--- run.sh ---
#!/bin/bash
# the make line also repeats each setting of config.mk as NAME=value (left out here)
make -C /OpenROAD-flow-scripts/flow DESIGN_CONFIG=/design/flow/config.mk WORK_HOME=/design/flow/orfs CLKGATE_MAP_FILE= finish
--- config.mk ---
export PLATFORM = sky130hd
export DESIGN_NAME = apb_fifo
export DESIGN_NICKNAME = apb_fifo
export VERILOG_FILES = /design/flow/design.v
export SDC_FILE = /design/flow/constraint.sdc
export NUM_CORES = 4
export LEC_CHECK = 0
export ABC_AREA = 0
export CAP_MARGIN = 25
export CORE_ASPECT_RATIO = 0.52
export CORE_MARGIN = 2
export CORE_UTILIZATION = 72
export CTS_CLUSTER_SIZE = 35
export GPL_TIMING_DRIVEN = 1
export PLACE_DENSITY_LB_ADDON = 0.0
export SETUP_SLACK_MARGIN = 0.56
export SLEW_MARGIN = 35
--- constraint.sdc ---
create_clock -name core_clock -period 1.89 [get_ports {clk}]
set_input_delay 0.3780 -clock core_clock [delete_from_list [all_inputs] [get_ports {clk}]]
set_output_delay 0.3780 -clock core_clock [all_outputs]
set_load 0.01 [all_outputs]
--- design.v ---
module apb_fifo (
    input  wire                   clk,         
    input  wire                   rst,         
    input  wire                   psel,        
    input  wire [3:0]            paddr,       
    input  wire [31:0]            pwdata,      
    input  wire                   penable,     
    input  wire                   pwrite,      
    output reg  [31:0]            prdata,      
    output reg                    pready       
);
parameter DEPTH = 16;   
parameter idle = 0, check_op = 1, write_data = 2, read_data =3,send_ready = 4;
reg [2:0] state;
reg [3:0] addr ;
 reg [31:0] wdata,rdata;
  reg [31:0] mem [0:15];
reg [3:0] wr_ptr;    
reg [3:0] rd_ptr;    
reg [4:0] count;     
reg [1:0] cwait;
always @(posedge clk or negedge rst) begin
    if (rst == 0) begin
        for(int i = 0; i<16;i++)
        begin
        mem[i] <= 0;
        end
        wr_ptr <= 0;
        rd_ptr <= 0;
        count <= 0;
        pready <= 0;
        state   <= idle;
        pready <= 0;
        prdata <= 0;
        addr   <= 0;
        wdata  <= 0;
        rdata  <= 0;
        cwait  <= 0;
    end else begin
        case(state)
        idle:
        begin
            wr_ptr <= 0;
            rd_ptr <= 0;
            count <= 0;
            pready <= 0;
            prdata <= 0;
            addr   <= 0;
            wdata  <= 0;
            rdata  <= 0;
            cwait  <= 0;
            state <= check_op;
        end
        check_op:
        begin
         if (penable && psel && pwrite && count != 15)
         begin 
            state   <= write_data;
            addr    <= paddr;
            wdata   <= pwdata;
         end
         else if (penable && psel && !pwrite && count != 0)
         begin
            state  <= read_data;
            addr   <= paddr;
         end
         else 
            state  <= check_op;
        end
        write_data:
        begin
            mem[addr] <= wdata;
            if(cwait < 2)
            begin
              state <= write_data;
              cwait <= cwait + 1;
            end
            else
            begin
               cwait <= 0;
               pready <= 1'b1;
               state <= send_ready;
               wr_ptr <= wr_ptr + 1;
               count  <= count  + 1;
            end
        end
        read_data : begin
            rdata <= mem[addr];
            if(cwait < 2)
            begin
              state <= read_data;
              cwait <= cwait + 1;
            end
            else
            begin
               cwait <= 0;
               state <= send_ready;
               pready <= 1'b1;
               prdata <= rdata;
               rd_ptr <= rd_ptr + 1;
               count  <= count  - 1;
            end
        end
        send_ready: begin
           state  <= check_op;
           pready <= 1'b0;    
         end
     endcase
     end
   end  
endmodule
==> git commit body, run 1 <==
Update PnR metrics after Yosys + OpenROAD run

- The cell-mix breakdown from Yosys lists the simple-gate area share as 0.0370.
- Along the critical path, the tally of buffer and inverter instances is 3.
- The commonest cells after synthesis are dfrtp_1, mux2_2, a22oi_1, nor2_1, clkbuf_1.
* Clock tree root driver cell: clkbuf_16
- Once iteration 0 of detailed routing completed, the report listed 3,176 DRC markers.
- The tool flagged a number of max-cap violations equal to 0.
* Overall die area: between 0.04 and 0.05 mm^2
* Placed insts: 2,632
- WL per Instance: 35.6 um
* Failed layout checks: negative setup slack
* Kind of capture point of the worst setup path: flip-flop
* Required time reported for the critical path endpoint: roughly 2.3 ns
- The horizontal die dimension reported for this design is between 200 and 300 um.
- Layout Area Growth over Synthesis: 24.0%
* Power in combinational cells: ~23 mW
* Clock Sinks: 625
* Critical path type: flip-flop to flip-flop
- The critical path crosses 7 cells after its start point.
- The number of nets in the synthesized netlist is 2,131.
- Final RePlAce weighted congestion: 0.884
* Slew of the pin with the lowest slew margin: roughly 0.94 ns
- Net switching power figure: 22.0 mW
* Final Max Tran Viols: 0
- For the worst setup path, the data arrival time is between 2 and 3 ns.
* Final critical-path required period: 2.18 ns
- The first global-routing pass estimated between 100 and 150 mm of wire.
- Per the timing report, the biggest fanout along the worst path comes to 17.
- On the worst path, the slowest cell contributes a delay of around 0.5 ns.
- Per the placement log, port buffering inserted 73 buffers.
- Per STA, the library cell used most along the worst path is buf_4.
- At the floorplan stage, the core utilization is reported as 0.738.
* Initial antenna violation count: 3
- Vias in the first global route: 20.8k
* Setup crit start kind: flip-flop
- Area share of the leading cell type in the synthesized netlist: 0.561
* Total of fill cells in the finished design: around 1.2k
- Reg2Reg Setup Slack: -0.29 ns
* Post-synth top area cell: dfrtp_1
* Boundary pin count: 74
- Summed over all routing layers, the global router reports a total usage of 0.425.
* Clk pwr: 11.5 mW
- Top logic cell family in the synthesized netlist: multiplexers
- Worst setup path startpoint: addr[1]
- Unrepaired setup endpoints after global routing: true
- In the final design database the tool counted 2,295 nets.
* Number of remaining DRC errors: 0
* Latency at later pin: 0.62 ns
- Maximum buffer depth of the clock tree: 3
- Total length of routed wires: 99.4 mm
* Worst setup path endpoint: rdata[12]
- Per the post-synthesis stats, the area per cell is ~13 um^2.
- Leading register cell type out of synthesis: dfrtp_1
- Share of the yosys chip area belonging to registers: 0.562
- Adder-cell share of the synthesized area: 0.00207
* Number of unique standard cell types used by synthesis: 63
- Pleak: approximately 16 nW
* Number of warnings printed during yosys synthesis: 2
* Post-synth EDFFs: 0
- IR analysis of the VDD net gives a maximum drop of 1140 uV.
- Dpl hpwl: 51.7 mm
* Result of the run: finished with violations
- Sequential power: 23.7 mW
* Post-layout worst setup margin: -0.293 ns
* Worst reg2reg endpoint: rdata[12]
* Main power-consuming group: sequential cells
* Die height: roughly 150 um
- Total number of vias: 21.4k
* Vias per cell: about 7.7
- Per the Yosys statistics, synthesis produced around 2.1k cells.
* Standard cell core area: around 0.038 mm^2
* Cell-internal power: 36.5 mW
- Per the timing report, the most critical flop-to-flop path originates at addr[1].
* Power density normalized to cell area: 1700 mW/mm^2
- Pin count of the biggest net entering global routing: 87
- Multiplexer fraction of the synthesized cell area: 0.241
- Ranked by total cell area, the synthesized netlist is headed by dfrtp_1, mux2_2, a22oi_1.
- Flops & latches, synth: roughly 630
- Warnings raised by the tools during the run amount to 29.
* Post-layout instance count excluding filler cells: roughly 2.8k
- For the final database, setup skew stands at 0.0377 ns.
* Setup TNS: -27.12 ns
- TritonCTS created 52 clock buffers.
- Worst reg2reg path depth: 7
- Path category of the worst min-delay check: input port to async pin
- Asr flop ratio synth: 1.00
- The first detailed-routing pass took 8 iterations.
- The highest clock rate this design can be run at is between 400 and 500 MHz.
- Clock group share of total power: 0.197
* Post-layout period usage of the worst path: 1.16
* Cell Rows: 51
- Count of H-tree levels built during CTS: 2
* Post-Synthesis Cells: 2,086
* Reg power frac: 0.406
- Global routing finished with a remaining overflow of 0.
* Family of cells with the greatest summed delay on the critical path: AND-OR/OR-AND gates
* Number of antenna-violating nets in the routed design: 0
* Crit path cell chain: buf_8, nor2_2, buf_4, nand2_1, buf_4, o21ai_0, a2bb2oi_1
* Clock Pin Slew Worst Setup and Hold Paths: 0.07 ns
- Fraction of power consumed by combinational cells: 0.398
- Post-synthesis cell area: about 0.028 mm^2
- Headroom to the max-slew limit: 0.376
- Xor-xnor portion of the synthesized cell area: 0.000315
- Per the final timing report, the hold violations number 0.
- Yosys reports a chip area of 0.0278 mm^2.
- Switching power as a fraction of the total was reported as 0.377.
- Endpoints with negative setup slack in the final report add up to 440.
- Among all cell types in the netlist, the one instantiated most often is dfrtp_1.
- Clock tree from TritonCTS: built
* Worst path slowest cell: dfrtp_4
- Of the total synthesized cell area, the portion taken by AND-OR and OR-AND cells is 0.121.
[per-layer routing]
| metal | GRT usage | share of wire | vias up |
|---|---|---|---|
| met4 | 0.138 | 0.065 | 6 |
| met1 | 0.626 | 0.36 | 10800 |
| li1 | - | - | 7993 |
| met2 | 0.616 | 0.42 | 2031 |
| met3 | 0.123 | 0.16 | 593 |
| met5 | 0 | 0.00045 | - |
[stage by stage]
| stage | worst slack [ns] | hold WS (ns) | power (mW) | utilization | area, um^2 |
|---|---|---|---|---|---|
| finish | -0.293 | 0.282 | 58.5 | 0.915 | 34500 |
| global route | -0.294 | 0.310 | 59.8 | 0.915 | 34500 |
| CTS | -0.0256 | 0.271 | 53.9 | 0.879 | 33100 |
| detailed placement | -0.239 | 0.295 | 41.9 | 0.828 | 31200 |
| global placement | -0.462 | 0.294 | 40.6 | 0.827 | 31200 |
| floorplan | 0.167 | 0.0824 | 34.9 | - | 29100 |
[layout make-up]
| cell class | instances | area [um^2] | share of cell area |
|---|---|---|---|
| Clock inverter | 17 | 245 | 0.00711 |
| Antenna cell | 1 | 2.50 | 0.0000725 |
| Tap cell | 503 | 629 | 0.0182 |
| Clock buffer | 74 | 1490 | 0.0431 |
| Multi-Input combinational cell | 1267 | 12700 | 0.368 |
| Timing Repair Buffer | 292 | 3730 | 0.108 |
| Sequential cell | 625 | 15600 | 0.454 |
| Inverter | 12 | 52.6 | 0.00152 |
[repair_timing]
action,CTS,global route
cloned,1,18
pin swaps,9,66
endpoints found under the hold margin,41,0
buffers inserted,10,37
resized,87,153
hold buffers,1,0
endpoints found under the setup margin,657,657
==> run 2: changes to the inputs <==
- ABC_AREA: 0 -> 1
- CAP_MARGIN: 25 -> 5
- CORE_ASPECT_RATIO: 0.52 -> default
- CTS_CLUSTER_SIZE: 35 -> 17
- GPL_TIMING_DRIVEN: 1 -> default
- PLACE_DENSITY_LB_ADDON: 0.0 -> default
- SETUP_SLACK_MARGIN: 0.56 -> 0.25
- SLEW_MARGIN: 35 -> 20
- clock period: 1.89 -> 2.5 ns (I/O delays scaled with it)
==> git commit body, run 2 <==
Update PnR metrics after Yosys + OpenROAD run

* Net Count, Synth: 3,328 (was 2,131)
- Standard cell core area: 0.0374 mm^2 (was 0.0377 mm^2)
- Maximum buffer depth of the clock tree: 3 (unchanged)
- Worst setup path startpoint: addr[2] (was addr[1])
- The post-route minimum period came to 2.20 ns (was 2.18 ns).
- The clock latency on the worst-skew pair was 0.62 ns (about the same).
* FF-to-FF Start: addr[2] (was addr[1])
* Achievable Freq: 455 MHz (was 458 MHz)
- Post-layout instance count excluding filler cells: 3,854 (was 2,791)
- The switching power is 14.0 mW (was 22.0 mW).
- Hold violation total from the final report: 0 (unchanged)
* Core utilization of the finished layout: 0.824 (was 0.915)
- The final worst clock skew came to 0.00887 ns (was 0.0377 ns).
- The floorplan die width is 198 um (was 277 um).
- The final-stage net count was 3,340 (was 2,295).
- Cell-internal power: 22.1 mW (was 36.5 mW)
- Family of cells with the greatest summed delay on the critical path: simple AND/OR/NAND/NOR gates (was AND-OR/OR-AND gates)
- Power density normalized to cell area: 1170 mW/mm^2 (was 1700 mW/mm^2)
- Adder-cell share of the synthesized area: 0.00212 (was 0.00207)
- Worst setup path endpoint: rdata[27] (was rdata[12])
- Total number of vias: 23.9k (was 21.4k)
* Tally of OpenROAD warnings: 30 (was 29)
- The post-synth tally of flip-flops with integrated enable is 0 (unchanged).
- Starting Density: 0.726 (was 0.738)
* Cell Rows: 71 (was 51)
- Hold wc startpoint: pwdata[19]
- The reported sequential group power was 15.7 mW (was 23.7 mW).
* Reg2Reg Setup Slack: 0.30 ns (was -0.29 ns)
* Unrepaired setup endpoints after global routing: false (was true)
* Slew of the pin with the lowest slew margin: 0.842 ns (was 0.936 ns)
* Maximum net fanout on the critical path: 12 (was 17)
* Clock buffers created by TritonCTS: 61 (was 52)
* Reg power frac: 0.434 (was 0.406)
* Pleak: 15.4 nW (was 15.8 nW)
- The prevailing logic family in the synthesized netlist is simple AND/OR/NAND/NOR gates (was multiplexers).
* Buffer and inverter count on the worst path: 2 (was 3)
- Number of antenna-violating nets in the routed design: 0 (unchanged)
* Share of the yosys chip area belonging to registers: 0.576 (was 0.562)
* Yosys aoi share: 0.123 (was 0.121)
* Dpl hpwl: 47.1 mm (was 51.7 mm)
- The global-route usage over all layers was 0.422 (was 0.425).
- Global-route wire length before repair: 127 mm (was 130 mm)
- Crit path cell chain: inv_1, nor2_2, buf_4, nand3_1, nand2_1, nor2_1, nand2_1, o21ai_0, nand2_1 (was buf_8, nor2_2, buf_4, nand2_1, buf_4, o21ai_0, a2bb2oi_1).
- The post-synthesis area per instance came to 8.27 um^2 (was 13.3 um^2).
- Sink of the worst hold path: wdata[19]
* Count of H-tree levels built during CTS: 2 (unchanged)
- Cell count listed in synth_stat.txt: 3,283 (was 2,086)
- Highest cell delay on the worst timing path: 0.60 ns (was 0.51 ns)
- The total global routing overflow came to 0 (unchanged).
- The first-pass detailed-route iteration total is 5 (was 8).
* Max_cap viols: 0 (unchanged)
- The end of the worst register-to-register path is rdata[27] (was rdata[12]).
- Area share of the leading cell type in the synthesized netlist: 0.575 (was 0.561)
- The startpoint type of the worst setup path is a flip-flop (unchanged).
- Path category of the worst min-delay check: input port to flip-flop (was input port to async pin)
- The number of cells traversed by the worst register-to-register path came to 9 (was 7).
- Result of the run: finished clean (was finished with violations).
- Leading register cell type out of synthesis: dfrtp_1 (unchanged)
- Buffers added on ports: 73 (unchanged)
* Initial antenna violation count: 2 (was 3)
- Flops & latches, synth: 625 (unchanged)
- The remaining design rule violation count is 0 (unchanged).
- Number of diodes added for antenna fixing: 0 (was 1)
- Clock tree root driver cell: clkbuf_16 (unchanged)
- The leading cell type by number of instances after synthesis is nand2_1 (was dfrtp_1).
- The overall chip area came to 0.0393 mm^2 (was 0.0403 mm^2).
- The proportion of power drawn by the clock network is 0.254 (was 0.197).
* Commonest cells in the synthesized netlist: nand2_1, o21ai_0, dfrtp_1, nand3_1, clkbuf_1 (was dfrtp_1, mux2_2, a22oi_1, nor2_1, clkbuf_1)
* Post-synthesis cell area: 0.0271 mm^2 (was 0.0278 mm^2)
- The layout overhead on the synthesized area is 13.5% (was 24.0%).
- The data required time at the worst endpoint was 3.07 ns (was 2.34 ns).
- Final RePlAce weighted congestion: 0.859 (was 0.884)
- The count of clock tree sinks came to 625 (unchanged).
* Simple-gate share of the synthesized area: 0.245 (was 0.0370)
- The proportion of power drawn by combinational gates is 0.312 (was 0.398).
- Post-synth top area cell: dfrtp_1 (unchanged)
* Worst path slowest cell: nor2_2 (was dfrtp_4)
- Main power-consuming group: sequential cells (unchanged)
* Setup TNS: 0 ns (was -27.12 ns)
- Iteration-0 DRC Markers: 2,900 (was 3,176)
- The count of filler cells inserted in the layout is 2,354 (was 1,240).
- The post-synthesis mux area share came to 0 (was 0.241).
* Xor-xnor portion of the synthesized cell area: 0.000968 (was 0.000315)
* Clock tree from TritonCTS: built (unchanged)
* Boundary pin count: 74 (unchanged)
- Post-layout period usage of the worst path: 0.879 (was 1.16)
* Hold depth: 3
- Switching share of power: 0.388 (was 0.377)
* WL per Instance: 20.6 um (was 35.6 um)
* Post-Synthesis Cells: 3,283 (was 2,086)
* Critical path's most frequent cell: nand2_1 (was buf_4)
- The die span in y is 198 um (was 146 um).
- Vias in the first global route: 23.5k (was 20.8k)
* Total length of routed wires: 79.3 mm (was 99.4 mm)
* PnR Total Power: 36.1 mW (was 58.5 mW)
* Maximum vdd drop: 785 uV (was 1140 uV)
- Number of warnings printed during yosys synthesis: 2 (unchanged)
- Number of unique standard cell types used by synthesis: 25 (was 63)
- Clk pwr: 9.17 mW (was 11.5 mW)
* Vias per cell: 6.21 (was 7.66)
* Asr flop ratio synth: 1.00 (unchanged)
* Pin count of the biggest net entering global routing: 101 (was 87)
* Headroom to the max-slew limit: 0.438 (was 0.376)
- Top post-synthesis cells by area: dfrtp_1, nand2_1, o21ai_0 (was dfrtp_1, mux2_2, a22oi_1)
- Chip area from the yosys synthesis statistics: 0.0271 mm^2 (was 0.0278 mm^2)
- The final setup violation count was 0 (was 440).
- CP Data Arrival Time: 2.76 ns (was 2.63 ns)
- The critical path depth was 9 (was 7).
- Critical path type: flip-flop to flip-flop (unchanged)
- The combinational group power was 11.2 mW (was 23.3 mW).
* Final Max Tran Viols: 0 (unchanged)
- The placed instance count was 3,735 (was 2,632).
* Kind of capture point of the worst setup path: flip-flop (unchanged)
- The clock transition time at the flip-flop clock pins of the worst setup and hold paths came to 0.06 ns (was 0.07 ns).
run 2: per-stage QoR:
step	worst slack (ns)	cell area, um^2	hold WS [ns]
CTS	0.354	30700	0.446
detailed placement	0.403	28700	0.466
global route	0.272	30800	0.489
floorplan	0.691	27100	0.204
global placement	0.468	28700	0.461
finish	0.303	30800	0.460
run 2: timing repair:
| item | 4_1_cts | 5_1_grt |
|---|---|---|
| setup buffers | 0 | 7 |
| hold buffers | 1 | 0 |
| endpoints found under the hold margin | 47 | 0 |
| endpoints found under the setup margin | 0 | 44 |
| resized | 0 | 2 |
run 2: metal layers:
| layer | vias to the layer above | routed length [um] | GRT usage |
|---|---|---|---|
| met1 | 11600 | 30100 | 0.577 |
| li1 | 10700 | - | - |
| met4 | 4 | 3150 | 0.193 |
| met2 | 1451 | 36600 | 0.655 |
| met3 | 268 | 9490 | 0.0913 |
| met5 | - | 26 | 0 |
run 2: layout make-up:
type                       count  area [um^2]  share of cell area
timing repair buffer         192         1940              0.0628
tap                          511          639              0.0207
clock buffer                 103         1940              0.0631
clock inverter                 8         65.1             0.00211
inverter                     110          413              0.0134
sequential                   625        15600               0.508
multi-input combinational   2305        10200               0.330
==> run 3: changes to the inputs <==
- ABC_AREA: 1 -> 0
- CAP_MARGIN: 5 -> 25
- CORE_ASPECT_RATIO: default -> 1.11
- CORE_UTILIZATION: 72 -> 15
- CTS_CLUSTER_SIZE: 17 -> 98
- GPL_TIMING_DRIVEN: default -> 0
- HOLD_SLACK_MARGIN: default -> 0.15
- MAX_ROUTING_LAYER: default -> met4
- PLACE_DENSITY_LB_ADDON: default -> 0.08
- SETUP_SLACK_MARGIN: 0.25 -> 0.42
- SLEW_MARGIN: 20 -> 35
- TNS_END_PERCENT: default -> 15
- clock period: 2.5 -> 2.45 ns (I/O delays scaled with it)
==> git commit body, run 3 <==
Update PnR metrics after Yosys + OpenROAD run

- The pin slew with the least headroom to its limit came to 0.735 ns (was 0.842 ns).
* Critical path type: flip-flop to primary output (was flip-flop to flip-flop)
- Commonest cells in the synthesized netlist: dfrtp_1, mux2_2, a22oi_1, nor2_1, clkbuf_1 (was nand2_1, o21ai_0, dfrtp_1, nand3_1, clkbuf_1)
- Result of the run: finished with violations (was finished clean).
* Main power-consuming group: combinational logic (was sequential cells)
- The count of endpoints failing hold in the final timing report is 39 (was 0).
* Global router's overall resource usage: 0.137 (was 0.422)
- The post-synthesis mux area share was 0.241 (was 0).
* Switching share of power: 0.371 (was 0.388)
- The overall chip area came to 0.189 mm^2 (was 0.0393 mm^2).
- Maximum vdd drop: 541 uV (was 785 uV)
- Footprint of the flip-flops and latches: 0.0156 mm^2 (unchanged)
* Flops & latches, synth: 625 (unchanged)
* Family of cells with the greatest summed delay on the critical path: buffers and inverters (was simple AND/OR/NAND/NOR gates)
- Net switching power figure: 17.1 mW (was 14.0 mW)
- The count of tool warnings is 36 (was 30).
* Xor-xnor portion of the synthesized cell area: 0.000315 (was 0.000968)
- The overall power consumption is 46.2 mW (was 36.1 mW).
- The arrival time at the worst endpoint came to 1.62 ns (was 2.76 ns).
* Die Wd: 413 um (was 198 um)
- The count of input and output buffers was 73 (unchanged).
- The synthesized-area fraction occupied by and/or/nand/nor cells is 0.0370 (was 0.245).
- Vias per cell: 3.88 (was 6.21)
- Final RePlAce weighted congestion: 0.739 (was 0.859)
- The final instance count without filler cells came to 4,817 (was 3,854).
- The share of the synthesized area in the top cell type was 0.561 (was 0.575).
* Global-route wire length before repair: 174 mm (was 127 mm)
* Headroom to the max-slew limit: 0.510 (was 0.438)
- Net Count, Synth: 2,131 (was 3,328)
- Number of remaining DRC errors: 0 (unchanged)
* Initial antenna violation count: 6 (was 2)
- Final critical-path required period: roughly 2.1 ns
- Final Hold Slack: -0.0973 ns (was 0.460 ns)
- The initial DRC count was 789 (was 2,900).
- Top routing layer in use: met4 (was met5)
* Met3 wire length: 3.65 mm (was 9.49 mm)
- Buffer and inverter count on the worst path: 1 (was 2)
- The hold buffer count at cts is 5 (was 1).
* Crit path cell chain: clkdlybuf4s50_1 (was inv_1, nor2_2, buf_4, nand3_1, nand2_1, nor2_1, nand2_1, o21ai_0, nand2_1)
* Worst path slowest cell: clkdlybuf4s50_1 (was nor2_2)
- Failing layout checks were recorded as negative hold slack.
- Pleak: 15.7 nW (was 15.4 nW)
- The combined area of all synthesized cells was 0.0278 mm^2 (was 0.0271 mm^2).
- Clock tree from TritonCTS: built (unchanged)
- The post-synthesis area per instance came to 13.3 um^2 (was 8.27 um^2).
* Number of unique standard cell types used by synthesis: 63 (was 25)
- Clock buffers created by TritonCTS: 82 (was 61)
- The maximum number of pins on one net before global-route repair was 108 (was 101).
- The wire length on met1 came to 55.6 mm (was 30.1 mm).
* Fraction of power consumed by combinational cells: 0.369 (was 0.312)
- The maximum fanout along the worst path is 2 (was 12).
- Kind of capture point of the worst setup path: primary output (was flip-flop)
- The synthesized chip area reported by yosys came to 0.0278 mm^2 (was 0.0271 mm^2).
- Number of warnings printed during yosys synthesis: 2 (unchanged)
* Total number of vias: 18.7k (was 23.9k)
- The number of global-route vias before repair is 20.4k (was 23.5k).
- The clock latency on the worst-skew pair is 0.69 ns (was 0.62 ns).
- The number of slew-limit violations in the final report is 0 (unchanged).
* Reg2Reg Setup Slack: 0.38 ns (was 0.30 ns)
* Setup skew after layout: 0.0314 ns (was 0.00887 ns)
* Sequential power: 16.9 mW (was 15.7 mW)
- The final setup violation count was 0 (unchanged).
- Worst setup path startpoint: prdata[19] (was addr[2])
- The final-stage net count is 2,366 (was 3,340).
- The prevailing logic family in the synthesized netlist was multiplexers (was simple AND/OR/NAND/NOR gates).
- Total length of routed wires: 125 mm (was 79.3 mm)
* Worst reg2reg endpoint: rdata[24] (was rdata[27])
- The clock root buffer master is clkbuf_16 (unchanged).
* Post-Synthesis Cells: 2,086 (was 3,283)
- Layout Area Growth over Synthesis: 30.5% (was 13.5%)
* Die height: 458 um (was 198 um)
- The leading cell type by number of instances after synthesis is dfrtp_1 (was nand2_1).
* Critical path depth in cells: 1 (was 9)
- Cell count listed in synth_stat.txt: 2,086 (was 3,283)
* Power in combinational cells: 17.0 mW (was 11.2 mW)
- The power per cell area was 1270 mW/mm^2 (was 1170 mW/mm^2).
- Yosys aoi share: 0.121 (was 0.123)
* Worst reg2reg path depth: 9 (unchanged)
- The share of the clock period used by the worst path is 0.861 (was 0.879).
* Clock group share of total power: 0.264 (was 0.254)
- FF-to-FF Start: addr[0] (was addr[2])
- The half-perimeter wire length after detailed placement was 82.1 mm (was 47.1 mm).
* Standard cell core area: 0.184 mm^2 (was 0.0374 mm^2)
- Share of the yosys chip area belonging to registers: 0.562 (was 0.576)
- Starting Density: 0.151 (was 0.726)
* Boundary pin count: 74 (unchanged)
- The maximum clock insertion buffer count was 3 (unchanged).
* Post-synth EDFFs: 0 (unchanged)
* Required time reported for the critical path endpoint: 1.96 ns (was 3.07 ns)
- Detailed-router iteration count before antenna repair: 5 (unchanged)
* Clock Sinks: 625 (unchanged)
- The largest stage delay on the critical path came to 0.56 ns (was 0.60 ns).
* Path category of the worst min-delay check: input port to async pin (was input port to flip-flop)
- The number of placement rows is 166 (was 71).
- Cell-internal power: 29.0 mW (was 22.1 mW)
- Setup crit start kind: flip-flop (unchanged)
* Count of H-tree levels built during CTS: 3 (was 2)
- Routed length on met2: 63.2 mm (was 36.6 mm)
* Asr flop ratio synth: 1.00 (unchanged)
* Number of antenna-violating nets in the routed design: 0 (unchanged)
* Number of diodes added for antenna fixing: 0 (unchanged)
- Total grt overflow: 0 (unchanged)
* Clk pwr: 12.2 mW (was 9.17 mW)
- The flow reports an fmax of around 470 MHz.
- Leading register cell type out of synthesis: dfrtp_1 (unchanged)
- The placed instance count is 4,607 (was 3,735).
- Max_cap viols: 0 (unchanged)
- The combinational gate area was 0.0114 mm^2 (was 0.0102 mm^2).
* Unrepaired setup endpoints after global routing: true (was false)
* Total of fill cells in the finished design: 19.7k (was 2,354)
- Clock Pin Slew Worst Setup and Hold Paths: 0.06 ns (about the same)
- The sequential power share was 0.367 (was 0.434).
- The average wire length per cell after detail routing is 26.0 um (was 20.6 um).
- The adder-cell area share of the yosys netlist came to 0.00207 (was 0.00212).
* Top post-synthesis cells by area: dfrtp_1, mux2_2, a22oi_1 (was dfrtp_1, nand2_1, o21ai_0)
- Worst setup path endpoint: prdata[19] (was rdata[27])
- The library cell with the largest summed area after synthesis was dfrtp_1 (unchanged).
run 3: routing by layer:
| layer | GRT usage | vias to the layer above |
|---|---|---|
| met4 | 0.0383 | 0 |
| met5 | - | - |
| met2 | 0.233 | 307 |
| met1 | 0.170 | 10000 |
| met3 | 0.0176 | 149 |
| li1 | - | 8180 |
run 3: layout make-up:
cell class / count / share of cell area
sequential: 625 / 0.431
clock inverter: 24 / 0.00665
buffer: 184 / 0.0508
clock buffer: 120 / 0.0660
inverter: 12 / 0.00124
multi-input combinational: 1265 / 0.314
tap: 2436 / 0.0839
timing repair buffer: 151 / 0.0465
run 3: per-stage QoR:
step	setup TNS (ns)	util	area, um^2	worst slack, ns
finish	0	0.197	36300	0.341
global route	0	0.197	36300	0.273
CTS	0	0.195	36000	0.254
detailed placement	-126.75	0.173	31900	-0.640
global placement	-	0.172	31600	-30.07
floorplan	0	-	27800	0.718
run 3: what timing repair did:
item / CTS / global route
setup endpoints to repair: 692 / 566
gates cloned: 1 / 0
pin swaps: 24 / 6
gates resized: 266 / 40
endpoints found under the hold margin: 143 / 86
setup buffers: 43 / 17
==> run 4: changes to the inputs <==
- CAP_MARGIN: 25 -> 30
- CORE_ASPECT_RATIO: 1.11 -> 1.0
- HOLD_SLACK_MARGIN: 0.15 -> default
- MAX_ROUTING_LAYER: met4 -> met5
- MIN_ROUTING_LAYER: default -> met2
- PLACE_DENSITY_LB_ADDON: 0.08 -> 0.07
- SETUP_SLACK_MARGIN: 0.42 -> default
- SLEW_MARGIN: 35 -> 10
==> git commit body, run 4 <==
Update PnR metrics after Yosys + OpenROAD run

- The floorplan die width is 435 um (was 413 um).
* Net Count, Synth: 2,131 (unchanged)
- Post-layout period usage of the worst path: 1.04 (was 0.861)
- The wire length of the first global-routing pass was 178 mm (was 174 mm).
* Worst reg2reg path depth: 7 (was 9)
* Count of H-tree levels built during CTS: 3 (unchanged)
- The clock latency on the worst-skew pair came to 0.73 ns (was 0.69 ns).
- The proportion of power drawn by combinational gates came to 0.357 (was 0.369).
- The combined area of all synthesized cells was 0.0278 mm^2 (unchanged).
- Unrepaired setup endpoints after global routing: true (unchanged).
- The cell family with the largest share of critical-path delay is buffers and inverters (unchanged).
- The number of buffers created by CTS was 86 (was 82).
- The synthesized chip area reported by yosys came to 0.0278 mm^2 (unchanged).
- Result of the run: finished with violations (unchanged)
* Clock group share of total power: 0.283 (was 0.264)
- The sequential fraction of the synthesis area is 0.562 (unchanged).
* Setup crit start kind: flip-flop (unchanged)
- Main power-consuming group: sequential cells (was combinational logic)
* Flops & latches, synth: 625 (unchanged)
* Initial antenna violation count: 0 (was 6)
* Clock tree root driver cell: clkbuf_16 (unchanged)
- Mean area per synthesized cell: 13.3 um^2 (unchanged)
* Buffer and inverter count on the worst path: 3 (was 1)
- Post-synth EDFFs: 0 (unchanged)
- The overall chip area came to 0.189 mm^2 (about the same).
- The share of the synthesized area in the top cell type is 0.561 (unchanged).
- The number of global-route vias before repair came to 30.2k (was 20.4k).
- Starting Density: 0.150 (was 0.151)
- Critical path type: flip-flop to flip-flop (was flip-flop to primary output)
- Required time reported for the critical path endpoint: 3.02 ns (was 1.96 ns)
- FF-to-FF Start: addr[0] (unchanged)
* Yosys aoi share: 0.121 (unchanged)
- Minimum setup slack after placement: -0.815 ns (was -0.640 ns)
* Clock Pin Slew Worst Setup and Hold Paths: 0.06 ns (about the same)
- The count of clock tree sinks came to 625 (unchanged).
- The maximum number of pins on one net before global-route repair was 102 (was 108).
- Kind of capture point of the worst setup path: flip-flop (was primary output)
* Power in combinational cells: 16.8 mW (was 17.0 mW)
* Cell Rows: 158 (was 166)
* Vias per cell: 5.19 (was 3.88)
- Simple-gate share of the synthesized area: 0.0370 (unchanged)
* Reg power frac: 0.361 (was 0.367)
- Failed layout checks: negative setup slack (was negative hold slack)
- The half-perimeter wire length after detailed placement was 84.9 mm (was 82.1 mm).
- The prevailing logic family in the synthesized netlist was multiplexers (unchanged).
- Multiplexer fraction of the synthesized cell area: 0.241 (unchanged)
* Clk pwr: 13.3 mW (was 12.2 mW)
- The last weighted congestion value of the routability-driven placer was 0.776 (was 0.739).
- Number of unique standard cell types used by synthesis: 63 (unchanged)
- The number of max-capacitance violations reported came to 0 (unchanged).
* Final Max Tran Viols: 0 (unchanged)
- The leading cell type by number of instances after synthesis was dfrtp_1 (unchanged).
* Number of remaining DRC errors: 0 (unchanged)
- The post-route minimum period is 2.55 ns (was 2.11 ns).
* WL per Instance: 26.8 um (was 26.0 um)
- Path category of the worst min-delay check: input port to async pin (unchanged)
- The sum of routed wire length over all layers was 130 mm (was 125 mm).
* Maximum buffer depth of the clock tree: 3 (unchanged)
* Net total in the final layout: 2,335 (was 2,366)
- The count of yosys warnings during synthesis is 2 (unchanged).
- Tally of OpenROAD warnings: 31 (was 36)
- The global-route usage over all layers came to 0.209 (was 0.137).
- The static leakage is 15.3 nW (was 15.7 nW).
* CP Data Arrival Time: 3.12 ns (was 1.62 ns)
- The first-pass detailed-route iteration total was 6 (was 5).
- The highest achievable clock rate is 392 MHz (was 474 MHz).
- The overall power consumption was 47.1 mW (was 46.2 mW).
* Xor-xnor portion of the synthesized cell area: 0.000315 (unchanged)
- Placed insts: 4,669 (was 4,607)
- The count of endpoints failing hold in the final timing report was 0 (was 39).
- The worst max-slew margin expressed relative to the limit came to 0.425 (was 0.510).
- The end of the worst register-to-register path is mem[7][12] (was rdata[24]).
- The number of nets with antenna violations after detailed routing is 0 (unchanged).
- The net switching share of the total power came to 0.383 (was 0.371).
* Post-Synthesis Cells: 2,086 (unchanged)
- The final cell utilization of the core came to 0.193 (was 0.197).
* Post-layout instance count excluding filler cells: 4,839 (was 4,817)
- The critical path depth came to 7 (was 1).
- Cell-internal power: 29.1 mW (was 29.0 mW)
* Highest cell delay on the worst timing path: 0.50 ns (was 0.56 ns)
- The register-to-register path setup slack was -0.1 ns (was 0.38 ns).
- Die height: 435 um (was 458 um)
- Maximum vdd drop: 574 uV (was 541 uV)
- Crit path cell chain: buf_6, and2_1, buf_6, nand2_2, nor2_2, buf_4, mux2_2 (was clkdlybuf4s50_1)
- Clock tree from TritonCTS: built (unchanged)
* Critical path's most frequent cell: buf_6
- Standard cell core area: 0.185 mm^2 (was 0.184 mm^2)
- Worst path slowest cell: nor2_2 (was clkdlybuf4s50_1)
- Commonest cells in the synthesized netlist: dfrtp_1, mux2_2, a22oi_1, nor2_1, clkbuf_1 (unchanged)
- Adder-cell share of the synthesized area: 0.00207 (unchanged)
- Sequential power: 17.0 mW (was 16.9 mW)
* Worst setup path startpoint: addr[0] (was prdata[19])
* Top post-synthesis cells by area: dfrtp_1, mux2_2, a22oi_1 (unchanged)
* Net switching power figure: 18.0 mW (was 17.1 mW)
- Total number of vias: 25.1k (was 18.7k)
- The library cell with the largest summed area after synthesis is dfrtp_1 (unchanged).
- The final setup violation count came to 50 (was 0).
- The async set-or-reset flop fraction in the synthesized netlist was 1.00 (unchanged).
* Total grt overflow: 0 (unchanged)
* Layout Area Growth over Synthesis: 27.9% (was 30.5%)
- Maximum net fanout on the critical path: 10 (was 2)
- The predominant post-synthesis flop cell is dfrtp_1 (unchanged).
- Cell count listed in synth_stat.txt: 2,086 (unchanged)
- Iteration-0 DRC Markers: 2,604 (was 789)
* Buffers added on ports: 73 (unchanged)
- The pin slew with the least headroom to its limit was 0.863 ns (was 0.735 ns).
* Power density normalized to cell area: 1320 mW/mm^2 (was 1270 mW/mm^2)
- Setup skew after layout: 0.0358 ns (was 0.0314 ns)
- Boundary pin count: 74 (unchanged)
- Post-layout worst setup margin: -0.0995 ns (was 0.341 ns)
- Worst setup path endpoint: mem[7][12] (was prdata[19])
- The worst hold-check slack is 0.352 ns (was -0.0973 ns).
[run 4: repair_timing]
item | CTS | global route
endpoints found under the setup margin | 481 | 462
endpoints found under the hold margin | 78 | 0
buffers inserted | 7 | 8
resized | 57 | 67
pin swaps | 2 | 2
hold buffers | 1 | 0
[run 4: area by class of cell]
cell class / count / area (um^2)
Buffer: 180 / 1190
Antenna cell: 8 / 20.0
Sequential cell: 625 / 15600
Inverter: 12 / 45.0
Timing Repair Buffer: 120 / 1410
Clock inverter: 18 / 309
Multi-Input combinational cell: 1265 / 11300
Tap cell: 2480 / 3100
Clock buffer: 131 / 2590
Fill cell: 19900 / 149000
[run 4: metrics by stage]
stage / cell area [um^2] / setup TNS, ns
final: 35600 / -2.57
after global routing: 35600 / -14.02
after CTS: 35300 / -8.90
after detailed placement: 32200 / -113.69
after global placement: 31700 / -
after floorplan: 27800 / 0
[run 4: metal layers]
metal,global-route usage,part of all wire,vias to the layer above
li1,-,-,8034
met1,-,0,8841
met2,0.240,0.51,7793
met3,0.293,0.44,410
met4,0.0379,0.044,29
met5,0.0471,0.0084,-
==> run 5: changes to the inputs <==
- CAP_MARGIN: 30 -> 25
- CORE_ASPECT_RATIO: 1.0 -> 0.92
- CORE_UTILIZATION: 15 -> 72
- CTS_CLUSTER_SIZE: 98 -> 35
- GPL_TIMING_DRIVEN: 0 -> 1
- MAX_ROUTING_LAYER: met5 -> default
- MIN_ROUTING_LAYER: met2 -> default
- PLACE_DENSITY: default -> 0.36
- PLACE_DENSITY_LB_ADDON: 0.07 -> default
- SETUP_SLACK_MARGIN: default -> 0.56
- SLEW_MARGIN: 10 -> 35
- TNS_END_PERCENT: 15 -> default
- clock period: 2.45 -> 1.89 ns (I/O delays scaled with it)
==> git commit body, run 5 <==
Update PnR metrics after Yosys + OpenROAD run

- Net Count, Synth: 2,131 (unchanged)
* Commonest cells in the synthesized netlist: dfrtp_1, mux2_2, a22oi_1, nor2_1, clkbuf_1 (unchanged)
* Maximum buffer depth of the clock tree: 3 (unchanged)
- The synthesized-area fraction occupied by and/or/nand/nor cells is 0.0370 (unchanged).
- The number of max-capacitance violations reported came to 0 (unchanged).
- Post-layout period usage of the worst path: 1.13 (was 1.04)
- The leading cell type by number of instances after synthesis is dfrtp_1 (unchanged).
* Count of H-tree levels built during CTS: 2 (was 3)
- The reported sequential group power came to 23.7 mW (was 17.0 mW).
- Tally of OpenROAD warnings: 31 (unchanged)
- The share of the synthesized netlist area taken by xor and xnor gates came to 0.000315 (unchanged).
- Unrepaired setup endpoints after global routing: true (unchanged)
* Number of antenna-violating nets in the routed design: 0 (unchanged)
- Total grt overflow: 0 (unchanged)
- Maximum vdd drop: 1260 uV (was 574 uV)
* Clk pwr: 12.1 mW (was 13.3 mW)
* Top logic cell family in the synthesized netlist: multiplexers (unchanged)
- The static leakage came to 16.2 nW (was 15.3 nW).
- Post-layout worst setup margin: -0.240 ns (was -0.0995 ns)
* Detailed-router iteration count before antenna repair: 6 (unchanged)
- The initial DRC count is 2,786 (was 2,604).
- The clock tree from TritonCTS was built (unchanged).
* Required time reported for the critical path endpoint: 2.40 ns (was 3.02 ns)
* Initial antenna violation count: 4 (was 0)
- Post-synth EDFFs: 0 (unchanged)
* Headroom to the max-slew limit: 0.499 (was 0.425)
- FF-to-FF Start: addr[1] (was addr[0])
- The wire length of the first global-routing pass is 126 mm (was 178 mm).
* Post-synthesis cell area: 0.0278 mm^2 (unchanged)
* Number of unique standard cell types used by synthesis: 63 (unchanged)
- The count of endpoints failing hold in the final timing report is 0 (unchanged).
- The layout overhead on the synthesized area is 25.8% (was 27.9%).
- Result of the run: finished with violations (unchanged)
- Latency at later pin: 0.64 ns (was 0.73 ns)
- The sequential fraction of the synthesis area came to 0.562 (unchanged).
- Slew of the pin with the lowest slew margin: 0.752 ns (was 0.863 ns)
- The average wire length per cell after detail routing was 35.5 um (was 26.8 um).
* Pin count of the biggest net entering global routing: 74 (was 102)
* Dpl hpwl: 48.0 mm (was 84.9 mm)
- Cell-internal power: 37.5 mW (was 29.1 mW)
- Multiplexer fraction of the synthesized cell area: 0.241 (unchanged)
* Chip area from the yosys synthesis statistics: 0.0278 mm^2 (unchanged)
- Crit path cell chain: buf_6, nor2b_4, nand2_4, nor2_4, buf_12, clkbuf_16, mux2_4 (was buf_6, and2_1, buf_6, nand2_2, nor2_2, buf_4, mux2_2)
- The number of ports placed on the die boundary was 74 (unchanged).
* Highest cell delay on the worst timing path: 0.56 ns (was 0.50 ns)
- The last weighted congestion value of the routability-driven placer came to 0.856 (was 0.776).
- The highest achievable clock rate is 470 MHz (was 392 MHz).
- The total number of vias came to 21.3k (was 25.1k).
- Net switching power figure: 22.0 mW (was 18.0 mW)
* Area share of the leading cell type in the synthesized netlist: 0.561 (unchanged)
- The post-synthesis cell count from yosys is 2,086 (unchanged).
- The routed via count divided by cell count was 7.53 (was 5.19).
* Clock buffers created by TritonCTS: 59 (was 86)
* Top post-synthesis cells by area: dfrtp_1, mux2_2, a22oi_1 (unchanged)
* Total of fill cells in the finished design: 1,303 (was 19.9k)
- The number of diodes added for antenna fixing was 0 (was 8).
* Worst path slowest cell: dfrtp_4 (was nor2_2)
- Power density normalized to cell area: 1700 mW/mm^2 (was 1320 mW/mm^2)
- Final critical-path required period: 2.13 ns (was 2.55 ns)
- Core utilization of the finished layout: 0.913 (was 0.193)
- The final worst clock skew was 0.0193 ns (was 0.0358 ns).
* Clock tree root driver cell: clkbuf_16 (unchanged)
* Path category of the worst min-delay check: input port to async pin (unchanged)
* Net total in the final layout: 2,327 (was 2,335)
- Clock group share of total power: 0.203 (was 0.283)
* Family of cells with the greatest summed delay on the critical path: simple AND/OR/NAND/NOR gates (was buffers and inverters)
* Final count of negative-setup-slack endpoints: 504 (was 50)
* Final Max Tran Viols: 0 (unchanged)
- The end of the worst register-to-register path was mem[2][15] (was mem[7][12]).
* Number of warnings printed during yosys synthesis: 2 (unchanged)
- The arrival time at the worst endpoint came to 2.64 ns (was 3.12 ns).
* Kind of capture point of the worst setup path: flip-flop (unchanged)
- The startpoint type of the worst setup path is a flip-flop (unchanged).
- The proportion of power drawn by combinational gates came to 0.399 (was 0.357).
- The area of the core came to 0.0383 mm^2 (was 0.185 mm^2).
- Reg2Reg Setup Slack: -0.24 ns (was -0.1 ns)
- Clock Pin Slew Worst Setup and Hold Paths: 0.06 ns (about the same)
- The count of mapped cells out of synthesis came to 2,086 (unchanged).
* Flops & latches, synth: 625 (unchanged)
- Clock Sinks: 625 (unchanged)
- The adder-cell area share of the yosys netlist is 0.00207 (unchanged).
* Overall die area: 0.0402 mm^2 (was 0.189 mm^2)
- Die height: 193 um (was 435 um)
* Switching share of power: 0.370 (was 0.383)
- The number of placement rows was 69 (was 158).
* Total length of routed wires: 100 mm (was 130 mm)
- Worst reg2reg path depth: 7 (unchanged)
- The origin of the worst setup path is addr[1] (was addr[0]).
- The main power-consuming group was sequential cells (unchanged).
- The floorplan die width came to 209 um (was 435 um).
- Mean area per synthesized cell: 13.3 um^2 (unchanged)
- Critical path type: flip-flop to flip-flop (unchanged)
- Minimum setup slack after placement: -0.268 ns (was -0.815 ns)
- The AND-OR/OR-AND share of the synthesized area is 0.121 (unchanged).
- Buffers added on ports: 73 (unchanged)
- Maximum net fanout on the critical path: 8 (was 10)
- The count of buffer and inverter cells on the critical path came to 3 (unchanged).
- Reg power frac: 0.398 (was 0.361)
- The remaining design rule violation count was 0 (unchanged).
- The termination of the worst setup path was mem[2][15] (was mem[7][12]).
- The async set-or-reset flop fraction in the synthesized netlist came to 1.00 (unchanged).
* Starting Density: 0.726 (was 0.150)
* Post-synth top area cell: dfrtp_1 (unchanged)
* Power in combinational cells: 23.7 mW (was 16.8 mW)
- The number of global-route vias before repair came to 20.5k (was 30.2k).
* Critical path depth in cells: 7 (unchanged)
* Leading register cell type out of synthesis: dfrtp_1 (unchanged)
- Failed layout checks: negative setup slack (unchanged).
- Global router's overall resource usage: 0.421 (was 0.209)
## run 5: per-stage QoR
stage	hold slack [ns]	TNS, ns	area (um^2)	power (mW)	instances
floorplan	0.0824	0	29100	34.9	2086
global placement	0.318	-21.85	31000	40.3	2615
detailed placement	0.315	-15.34	31100	41.3	2617
CTS	0.273	-3.54	33500	54.4	2767
global route	0.296	-56.11	35000	60.8	2826
finish	0.283	-57.95	35000	59.5	2826
## run 5: routing by layer
metal	wire (um)	track usage
met1	34300	0.560
met4	8810	0.202
met3	13100	0.0957
met5	13	0
met2	44100	0.665
## run 5: what timing repair did
action | 4_1_cts | 5_1_grt
buffers inserted | 33 | 35
cloned | 8 | 24
hold buffers | 1 | 0
resized | 145 | 135
endpoints found under the setup margin | 657 | 657
endpoints found under the hold margin | 25 | 0
pin swaps | 13 | 37
## run 5: area by class of cell
cell class | count | area [um^2] | share of cell area
clock inverters | 16 | 105 | 0.00300
repair buffers | 317 | 4120 | 0.118
multi-input cells | 1267 | 12600 | 0.361
clock buffers | 92 | 1800 | 0.0515
inverters | 12 | 47.5 | 0.00136
flip-flops and latches | 625 | 15700 | 0.447
well taps | 497 | 622 | 0.0178
==> run 6: changes to the inputs <==
- ABC_AREA: 0 -> default
- CAP_MARGIN: 25 -> 20
- CELL_PAD_IN_SITES_GLOBAL_PLACEMENT: default -> 2
- CORE_ASPECT_RATIO: 0.92 -> 1.39
- CORE_MARGIN: 2 -> 6
- CORE_UTILIZATION: 72 -> 20
- CTS_CLUSTER_DIAMETER: default -> 153
- CTS_CLUSTER_SIZE: 35 -> default
- GPL_ROUTABILITY_DRIVEN: default -> 0
- GPL_TIMING_DRIVEN: 1 -> 0
- HOLD_SLACK_MARGIN: default -> 0.04
- MAX_ROUTING_LAYER: default -> met4
- PLACE_DENSITY: 0.36 -> default
- SETUP_SLACK_MARGIN: 0.56 -> 0.53
- SLEW_MARGIN: 35 -> 20
- TNS_END_PERCENT: default -> 30
- clock period: 1.89 -> 5.0 ns (I/O delays scaled with it)
==> git commit body, run 6 <==
Update PnR metrics after Yosys + OpenROAD run

- The synthesized-area fraction occupied by and/or/nand/nor cells was 0.0370 (unchanged).
- The remaining design rule violation count is 0 (unchanged).
- The number of cells traversed by the worst register-to-register path is 5 (was 7).
* Number of warnings printed during yosys synthesis: 2 (unchanged)
- Post-synth top area cell: dfrtp_1 (unchanged)
- The buffers inserted during post-CTS setup optimization came to 0 (was 33).
* Reg2Reg Setup Slack: 2.02 ns (was -0.24 ns)
* Path category of the worst min-delay check: input port to async pin (unchanged)
- The switching power came to 7.44 mW (was 22.0 mW).
- The final setup violation count is 0 (was 504).
* Worst setup path startpoint: state[4] (was addr[1])
* Top logic cell family in the synthesized netlist: multiplexers (unchanged)
- Dpl hpwl: 71.2 mm (was 48.0 mm)
- The maximum clock insertion buffer count is 3 (unchanged).
- The data required time at the worst endpoint was 5.56 ns (was 2.40 ns).
- FF-to-FF Start: state[4] (was addr[1])
- The reported sequential group power came to 8.24 mW (was 23.7 mW).
- The count of buffer and inverter cells on the critical path came to 2 (was 3).
- Multiplexer fraction of the synthesized cell area: 0.241 (unchanged)
- The count of cells resized by post-cts repair was 0 (was 145).
- The post-route minimum period is 2.98 ns (was 2.13 ns).
* Critical path type: flip-flop to flip-flop (unchanged)
- Count of H-tree levels built during CTS: 3 (was 2)
- Worst reg2reg endpoint: rdata[23] (was mem[2][15])
- Post-layout period usage of the worst path: 0.596 (was 1.13)
- The number of max-capacitance violations reported came to 0 (unchanged).
- Area taken by multi-input logic gates: 0.0112 mm^2 (was 0.0126 mm^2)
* Achievable Freq: 336 MHz (was 470 MHz)
- The post-synthesis area per instance is 13.3 um^2 (unchanged).
- The proportion of power drawn by the clock network is 0.251 (was 0.203).
- Total of fill cells in the finished design: 14.5k (was 1,303)
- The combined area of all synthesized cells was 0.0278 mm^2 (unchanged).
* Total number of vias: 18.2k (was 21.3k)
- The adder-cell area share of the yosys netlist was 0.00207 (unchanged).
- The number of global-route vias before repair was 19.7k (was 20.5k).
- Headroom to the max-slew limit: 0.245 (was 0.499)
* PnR Total Power: 20.3 mW (was 59.5 mW)
- The sequential cell area was 0.0156 mm^2 (was 0.0157 mm^2).
- The flip-flop and latch count after synthesis was 625 (unchanged).
- The first-pass detailed-route iteration total was 5 (was 6).
* Fraction of power consumed by combinational cells: 0.344 (was 0.399)
- The number of nets in the synthesized netlist was 2,131 (unchanged).
- The final setup TNS came to 0 ns (was -57.95 ns).
- Switching share of power: 0.366 (was 0.370)
- Slew of the pin with the lowest slew margin: 1.13 ns (was 0.752 ns)
- Layout Area Growth over Synthesis: 19.2% (was 25.8%)
- The count of endpoints failing hold in the final timing report was 0 (unchanged).
- Unrepaired setup endpoints after global routing: false (was true).
- Tally of OpenROAD warnings: 26 (was 31)
* Boundary pin count: 74 (unchanged)
- Power density normalized to cell area: 612 mW/mm^2 (was 1700 mW/mm^2)
- Result of the run: finished clean (was finished with violations)
* Total length of routed wires: 103 mm (was 100 mm)
- The arrival time at the worst endpoint is 3.53 ns (was 2.64 ns).
- The share of the synthesized netlist area taken by xor and xnor gates came to 0.000315 (unchanged).
- Number of unique standard cell types used by synthesis: 63 (unchanged)
- The async set-or-reset flop fraction in the synthesized netlist came to 1.00 (unchanged).
- Critical path depth in cells: 5 (was 7)
- The largest stage delay on the critical path came to 0.77 ns (was 0.56 ns).
- The clock tree from TritonCTS is built (unchanged).
- Setup skew after layout: 0.0203 ns (was 0.0193 ns)
* Chip area from the yosys synthesis statistics: 0.0278 mm^2 (unchanged)
- Cell count listed in synth_stat.txt: 2,086 (unchanged)
- Post-synth EDFFs: 0 (unchanged)
- Maximum net fanout on the critical path: 10 (was 8)
* Number of antenna-violating nets in the routed design: 0 (unchanged)
- Die height: 452 um (was 193 um)
* WL per Instance: 25.3 um (was 35.5 um)
- The main power-consuming group is sequential cells (unchanged).
* Net total in the final layout: 2,279 (was 2,327)
* Power in combinational cells: 6.98 mW (was 23.7 mW)
- The cell family with the largest share of critical-path delay is buffers and inverters (was simple AND/OR/NAND/NOR gates).
- Cell Rows: 160 (was 69)
- The share of the synthesized area in the top cell type was 0.561 (unchanged).
- The clock root buffer master was clkbuf_16 (unchanged).
* Crit path cell chain: nor2_2, buf_2, buf_1, nand2_1, a2bb2oi_1 (was buf_6, nor2b_4, nand2_4, nor2_4, buf_12, clkbuf_16, mux2_4)
- The initial DRC count is 1,024 (was 2,786).
- Reg power frac: 0.406 (was 0.398)
- The total global routing overflow came to 0 (unchanged).
- Worst setup path endpoint: rdata[23] (was mem[2][15])
- Standard cell core area: 0.137 mm^2 (was 0.0383 mm^2)
* Yosys aoi share: 0.121 (unchanged)
- Buffers added on ports: 73 (unchanged)
- Global router's overall resource usage: 0.141 (was 0.421)
- Setup crit start kind: flip-flop (unchanged)
- Post-Synthesis Cells: 2,086 (unchanged)
- Clock Pin Slew Worst Setup and Hold Paths: 0.06 ns (about the same)
- Share of the yosys chip area belonging to registers: 0.562 (unchanged)
- The power of the clock network was 5.09 mW (was 12.1 mW).
* Hold buffers post-CTS: 0 (was 1)
- The starting density of the core is 0.203 (was 0.726).
- Top post-synthesis cells by area: dfrtp_1, mux2_2, a22oi_1 (unchanged).
- The routed via count divided by cell count was 4.47 (was 7.53).
- Final Max Tran Viols: 0 (unchanged)
* Global-route wire length before repair: 149 mm (was 126 mm)
* Commonest cells in the synthesized netlist: dfrtp_1, mux2_2, a22oi_1, nor2_1, clkbuf_1 (unchanged)
- The number of antenna violations at the first check in global routing came to 3 (was 4).
- The number of buffers created by CTS is 66 (was 59).
* Latency at later pin: 0.64 ns (about the same)
- The cell type of the slowest stage on the worst timing path was buf_1 (was dfrtp_4).
- Maximum vdd drop: 249 uV (was 1260 uV)
- The floorplan die width came to 328 um (was 209 um).
- The kind of end point of the critical path is a flip-flop (unchanged).
- Pin count of the biggest net entering global routing: 90 (was 74)
- Pleak: 14.6 nW (was 16.2 nW)
* Clock Sinks: 625 (unchanged)
* Leading register cell type out of synthesis: dfrtp_1 (unchanged)
- Most frequently used cell type in the post-synthesis netlist: dfrtp_1 (unchanged)
- Cell-internal power: 12.9 mW (was 37.5 mW)
- Overall die area: 0.148 mm^2 (was 0.0402 mm^2)
[run 6: stage by stage]
step                      hold WS [ns]  utilization  worst slack [ns]  instances  instance area (um^2)
after floorplan                  0.432            -              2.85       2086                 27800
after global placement           0.466        0.224            -27.12       3941                 30800
after detailed placement         0.456        0.226              1.34       3948                 31000
after CTS                        0.228        0.241              1.93       4063                 33200
after global routing             0.256        0.241              1.92       4065                 33200
final                            0.255        0.242              2.02       4066                 33200
[run 6: cell type report]
class                   count  area share
diodes                      3    0.000226
repair buffers             80      0.0280
flip-flops and latches    625       0.472
well taps                1782      0.0672
multi-input cells        1265       0.337
plain buffers             184      0.0289
clock buffers              99      0.0593
clock inverters            16     0.00622
inverters                  12     0.00136
[run 6: routing by layer]
metal  track usage  vias to the layer above  share of wire
met2         0.249                      322           0.52
met1         0.165                     9726           0.41
met5             -                        -              0
li1              -                     7989              -
met4        0.0454                        0          0.032
met3        0.0203                      145          0.032
==> run 7: changes to the inputs <==
- ABC_AREA: default -> 1
- CELL_PAD_IN_SITES_GLOBAL_PLACEMENT: 2 -> default
- CORE_ASPECT_RATIO: 1.39 -> default
- CORE_MARGIN: 6 -> 2
- CORE_UTILIZATION: 20 -> 72
- CTS_CLUSTER_DIAMETER: 153 -> 333
- GPL_ROUTABILITY_DRIVEN: 0 -> default
- GPL_TIMING_DRIVEN: 0 -> default
- HOLD_SLACK_MARGIN: 0.04 -> default
- MAX_ROUTING_LAYER: met4 -> default
- SETUP_SLACK_MARGIN: 0.53 -> default
- TNS_END_PERCENT: 30 -> default
- clock period: 5.0 -> 2.5 ns (I/O delays scaled with it)
==> git commit body, run 7 <==
Update PnR metrics after Yosys + OpenROAD run

- Commonest cells in the synthesized netlist: nand2_1, o21ai_0, dfrtp_1, nand3_1, clkbuf_1 (was dfrtp_1, mux2_2, a22oi_1, nor2_1, clkbuf_1)
- Final RePlAce weighted congestion: 0.859
- Pin count of the biggest net entering global routing: 101 (was 90)
* Tally of OpenROAD warnings: 30 (was 26)
- The share of the synthesized area in the top cell type was 0.575 (was 0.561).
* Clock tree root driver cell: clkbuf_16 (unchanged)
- Slew of the pin with the lowest slew margin: 0.853 ns (was 1.13 ns)
- Dpl hpwl: 47.1 mm (was 71.2 mm)
- Hold analysis lists the worst path endpoint as wdata[19].
* Buffer and inverter count on the worst path: 3 (was 2)
* Core utilization of the finished layout: 0.822 (was 0.242)
- Asr flop ratio synth: 1.00 (unchanged)
- Buffers added on ports: 73 (unchanged)
- The number of distinct standard cells referenced by the synthesized netlist came to 25 (was 63).
- The kind of end point of the critical path was a flip-flop (unchanged).
- The number of cells traversed by the worst register-to-register path was 7 (was 5).
- The number of levels the H-tree was split into is 2 (was 3).
- Worst path slowest cell: dfrtp_1 (was buf_1)
* Setup crit start kind: flip-flop (unchanged)
- Clk pwr: 9.16 mW (was 5.09 mW)
- The global-route usage over all layers was 0.422 (was 0.141).
- Worst setup path startpoint: addr[0] (was state[4])
- The final setup violation count is 0 (unchanged).
- Yosys aoi share: 0.123 (was 0.121)
* Setup skew after layout: 0.0104 ns (was 0.0203 ns)
* Initial antenna violation count: 1 (was 3)
- The class of the worst hold path is input port to flip-flop (was input port to async pin).
- The count of yosys warnings during synthesis is 2 (unchanged).
- Starting Density: 0.726 (was 0.203)
* Maximum buffer depth of the clock tree: 3 (unchanged)
- The proportion of power drawn by combinational gates came to 0.310 (was 0.344).
* Gates resized, CTS repair: 0 (unchanged)
* Global-route wire length before repair: 127 mm (was 149 mm)
- Post-synth top area cell: dfrtp_1 (unchanged)
- Setup TNS: 0 ns (unchanged)
- FF-to-FF Start: addr[0] (was state[4])
- Net switching power figure: 14.0 mW (was 7.44 mW)
- Layout Area Growth over Synthesis: 13.2% (was 19.2%)
- The worst hold-check slack came to 0.461 ns (was 0.255 ns).
- Cell-internal power: 22.0 mW (was 12.9 mW)
- Final std cell area, no fill: 0.0307 mm^2 (was 0.0332 mm^2)
- Crit path cell chain: inv_1, nor2_4, buf_12, nand3_2, buf_4, nand2_1, o21ai_0 (was nor2_2, buf_2, buf_1, nand2_1, a2bb2oi_1).
- The combined area of all synthesized cells was 0.0271 mm^2 (was 0.0278 mm^2).
* Number of remaining DRC errors: 0 (unchanged)
- Simple-gate share of the synthesized area: 0.245 (was 0.0370)
* Mean area per synthesized cell: 8.27 um^2 (was 13.3 um^2)
- The routed via count divided by cell count came to 6.24 (was 4.47).
- Vias in the first global route: 23.5k (was 19.7k)
- The combinational group power came to 11.1 mW (was 6.98 mW).
* Result of the run: finished clean (unchanged)
* Critical path depth in cells: 7 (was 5)
- Unrepaired setup endpoints after global routing: false (unchanged).
- Hold depth: 3
- The post-route minimum period is 2.22 ns (was 2.98 ns).
* WL per Instance: 20.5 um (was 25.3 um)
* Clock Pin Slew Worst Setup and Hold Paths: 0.06 ns (about the same)
* Critical path type: flip-flop to flip-flop (unchanged)
- Total grt overflow: 0 (unchanged)
- The number of max-capacitance violations reported was 0 (unchanged).
- The clock latency on the worst-skew pair was 0.63 ns (was 0.64 ns).
- Pleak: 15.4 nW (was 14.6 nW)
- Post-Synthesis Cells: 3,283 (was 2,086)
- The number of nets in the synthesized netlist came to 3,328 (was 2,131).
- Top logic cell family in the synthesized netlist: simple AND/OR/NAND/NOR gates (was multiplexers)
* Required time reported for the critical path endpoint: 2.97 ns (was 5.56 ns)
* Detailed-router iteration count before antenna repair: 6 (was 5)
- The post-synthesis mux area share is 0 (was 0.241).
- Family of cells with the greatest summed delay on the critical path: buffers and inverters (unchanged)
- Boundary pin count: 74 (unchanged)
- The synthesized chip area reported by yosys came to 0.0271 mm^2 (was 0.0278 mm^2).
- Iteration-0 DRC Markers: 2,811 (was 1,024)
* Xor-xnor portion of the synthesized cell area: 0.000968 (was 0.000315)
* Net total in the final layout: 3,333 (was 2,279)
- Standard cell core area: 0.0374 mm^2 (was 0.137 mm^2)
- The predominant post-synthesis flop cell is dfrtp_1 (unchanged).
- The main power-consuming group was sequential cells (unchanged).
- The maximum fanout along the worst path is 52 (was 10).
- PnR Total Power: 35.9 mW (was 20.3 mW)
- Total length of routed wires: 79.1 mm (was 103 mm)
- Top post-synthesis cells by area: dfrtp_1, nand2_1, o21ai_0 (was dfrtp_1, mux2_2, a22oi_1)
* Cell count listed in synth_stat.txt: 3,283 (was 2,086)
* Cell Rows: 71 (was 160)
- The floorplan die width was 198 um (was 328 um).
- Number of antenna-violating nets in the routed design: 0 (unchanged)
- Post-layout period usage of the worst path: 0.888 (was 0.596)
- The count of endpoints failing hold in the final timing report is 0 (unchanged).
- The maximum ir drop on the vdd rail came to 840 uV (was 249 uV).
- The number of diodes added for antenna fixing came to 0 (was 3).
* Highest cell delay on the worst timing path: 0.48 ns (was 0.77 ns)
- Clock Sinks: 625 (unchanged)
- The total number of vias was 24.0k (was 18.2k).
- Clock tree from TritonCTS: built (unchanged)
- Reg power frac: 0.435 (was 0.406)
- The register-to-register path setup slack was 0.28 ns (was 2.02 ns).
- Worst setup path endpoint: mem[9][9] (was rdata[23])
- The number of buffers created by CTS is 61 (was 66).
- CP Data Arrival Time: 2.69 ns (was 3.53 ns)
* Hold wc startpoint: pwdata[19]
- Power density normalized to cell area: 1170 mW/mm^2 (was 612 mW/mm^2)
- Sequential power: 15.7 mW (was 8.24 mW)
* Instance area at placement: 0.0287 mm^2 (was 0.0310 mm^2)
- Share of the yosys chip area belonging to registers: 0.576 (was 0.562)
- Switching share of power: 0.388 (was 0.366)
- The proportion of power drawn by the clock network was 0.255 (was 0.251).
- Most frequently used cell type in the post-synthesis netlist: nand2_1 (was dfrtp_1)
- Die height: 198 um (was 452 um)
- The number of slew-limit violations in the final report came to 0 (unchanged).
- Headroom to the max-slew limit: 0.432 (was 0.245)
- The highest achievable clock rate came to 451 MHz (was 336 MHz).
- The adder-cell area share of the yosys netlist was 0.00212 (was 0.00207).
- The end of the worst register-to-register path was mem[9][9] (was rdata[23]).
* Flops & latches, synth: 625 (unchanged)
- Post-synth EDFFs: 0 (unchanged)
- The overall chip area is 0.0393 mm^2 (was 0.148 mm^2).
==> run 7: through the flow <==
step	cells	setup WS [ns]
after global placement	3735	0.468
after detailed placement	3735	0.403
final	3847	0.281
after floorplan	3283	0.691
after global routing	3847	0.181
after CTS	3847	0.354
==> run 7: layout make-up <==
type,count,area (um^2)
inverters,110,413
fillers,2368,6670
multi-input cells,2305,10200
well taps,511,639
clock buffers,103,1940
repair buffers,185,1850
clock inverters,8,65.1
flip-flops and latches,625,15600
==> run 7: timing repair <==
| action | CTS | global route |
|---|---|---|
| endpoints found under the hold margin | 47 | 0 |
| hold buffers | 1 | 0 |
| setup buffers | 0 | 0 |
==> run 7: per-layer routing <==
metal,wire length [um],part of all wire,GRT usage,vias to the layer above
met5,12,0.00015,0,-
met4,3660,0.046,0.193,2
met1,30100,0.38,0.577,11600
li1,-,-,-,10700
met2,35900,0.45,0.655,1421
met3,9440,0.12,0.0913,298
==> run 8: changes to the inputs <==
- ABC_AREA: 1 -> 0
- CAP_MARGIN: 20 -> 25
- CORE_ASPECT_RATIO: default -> 1.11
- CTS_CLUSTER_DIAMETER: 333 -> default
- CTS_CLUSTER_SIZE: default -> 35
- GPL_TIMING_DRIVEN: default -> 1
- PLACE_DENSITY_LB_ADDON: default -> 0.28
- SETUP_SLACK_MARGIN: default -> 0.02
- SLEW_MARGIN: 20 -> 35
- clock period: 2.5 -> 1.89 ns (I/O delays scaled with it)
==> git commit body, run 8 <==
Update PnR metrics after Yosys + OpenROAD run

* Post-Synthesis Cells: 2,086 (was 3,283)
* Starting Density: 0.734 (was 0.726)
* Standard cell core area: 0.0379 mm^2 (was 0.0374 mm^2)
- Crit path cell chain: buf_8, buf_4, buf_6, mux2i_1, o211ai_1, a211oi_1, o21ai_1 (was inv_1, nor2_4, buf_12, nand3_2, buf_4, nand2_1, o21ai_0)
- Clock buffers created by TritonCTS: 60 (was 61)
- The number of max-capacitance violations reported is 0 (unchanged).
- Unrepaired setup endpoints after global routing: true (was false)
- Final count of negative-setup-slack endpoints: 495 (was 0)
* Final RePlAce weighted congestion: 0.890 (was 0.859)
- The termination of the worst setup path is rdata[30] (was mem[9][9]).
- Xor-xnor portion of the synthesized cell area: 0.000315 (was 0.000968)
- The cell type of the slowest stage on the worst timing path is a211oi_1 (was dfrtp_1).
- The floorplan die width was 191 um (was 198 um).
- The library cell with the largest summed area after synthesis is dfrtp_1 (unchanged).
* Main power-consuming group: combinational logic (was sequential cells)
* Path category of the worst min-delay check: input port to async pin (was input port to flip-flop)
- The total number of vias was 24.2k (was 24.0k).
* Result of the run: finished with violations (was finished clean)
* Area share of the leading cell type in the synthesized netlist: 0.561 (was 0.575)
- Boundary pin count: 74 (unchanged)
- Setup skew after layout: 0.0238 ns (was 0.0104 ns)
- The adder-cell area share of the yosys netlist is 0.00207 (was 0.00212).
* Vias per cell: 8.49 (was 6.24)
- Overall die area: 0.0402 mm^2 (was 0.0393 mm^2)
* Latency at later pin: 0.68 ns (was 0.63 ns)
- The number of cells traversed by the worst register-to-register path is 7 (unchanged).
- The count of endpoints failing hold in the final timing report was 0 (unchanged).
- Failed layout checks: negative setup slack
- Achievable Freq: 365 MHz (was 451 MHz)
- The number of antenna violations at the first check in global routing was 10 (was 1).
* Maximum buffer depth of the clock tree: 3 (unchanged)
- The prevailing logic family in the synthesized netlist is multiplexers (was simple AND/OR/NAND/NOR gates).
- Highest cell delay on the worst timing path: 0.91 ns (was 0.48 ns)
- Tally of OpenROAD warnings: 28 (was 30)
* Total grt overflow: 0 (unchanged)
* Post-layout period usage of the worst path: 1.45 (was 0.888)
- The clock tree from TritonCTS is built (unchanged).
- Final critical-path required period: 2.74 ns (was 2.22 ns)
* Clock Sinks: 625 (unchanged)
* Maximum net fanout on the critical path: 13 (was 52)
- The flip-flop and latch count after synthesis came to 625 (unchanged).
- The synthesized-area fraction occupied by and/or/nand/nor cells came to 0.0370 (was 0.245).
* PnR Total Power: 62.6 mW (was 35.9 mW)
* Post-layout worst setup margin: -0.852 ns (was 0.281 ns)
* Reg power frac: 0.392 (was 0.435)
* Total length of routed wires: 122 mm (was 79.1 mm)
- The critical path start-end classification is flip-flop to flip-flop (unchanged).
* Placed insts: 2,636 (was 3,735)
- Buffers added on ports: 73 (unchanged)
run 8: cell type report:
type,count,share of cell area
multi-input cells,1268,0.354
clock buffers,83,0.0500
clock inverters,21,0.00636
diodes,8,0.000572
repair buffers,334,0.123
inverters,12,0.00129
well taps,500,0.0179
flip-flops and latches,625,0.447
run 8: metrics by stage:
step | TNS [ns] | cell area (um^2)
finish | -67.67 | 35000
global route | -56.03 | 35000
CTS | -0.531 | 32900
detailed placement | -6.40 | 30200
global placement | -1.01 | 30200
floorplan | 0 | 27800
run 8: metal layers:
| metal | wire length [um] | track usage | vias up |
|---|---|---|---|
| met4 | 15500 | 0.374 | 14 |
| met5 | 204 | 0 | - |
| met3 | 21800 | 0.140 | 1414 |
| met1 | 35900 | 0.556 | 11500 |
| li1 | - | - | 8098 |
| met2 | 48900 | 0.715 | 3143 |
run 8: repair_timing:
action	in CTS	in global routing
hold endpoints to repair	51	0
hold buffers	1	0
cloned	7	28
gates resized	152	248
setup endpoints to repair	494	436
pin swaps	22	73
setup buffers	25	44
Power and IR drop assume default switching activity.
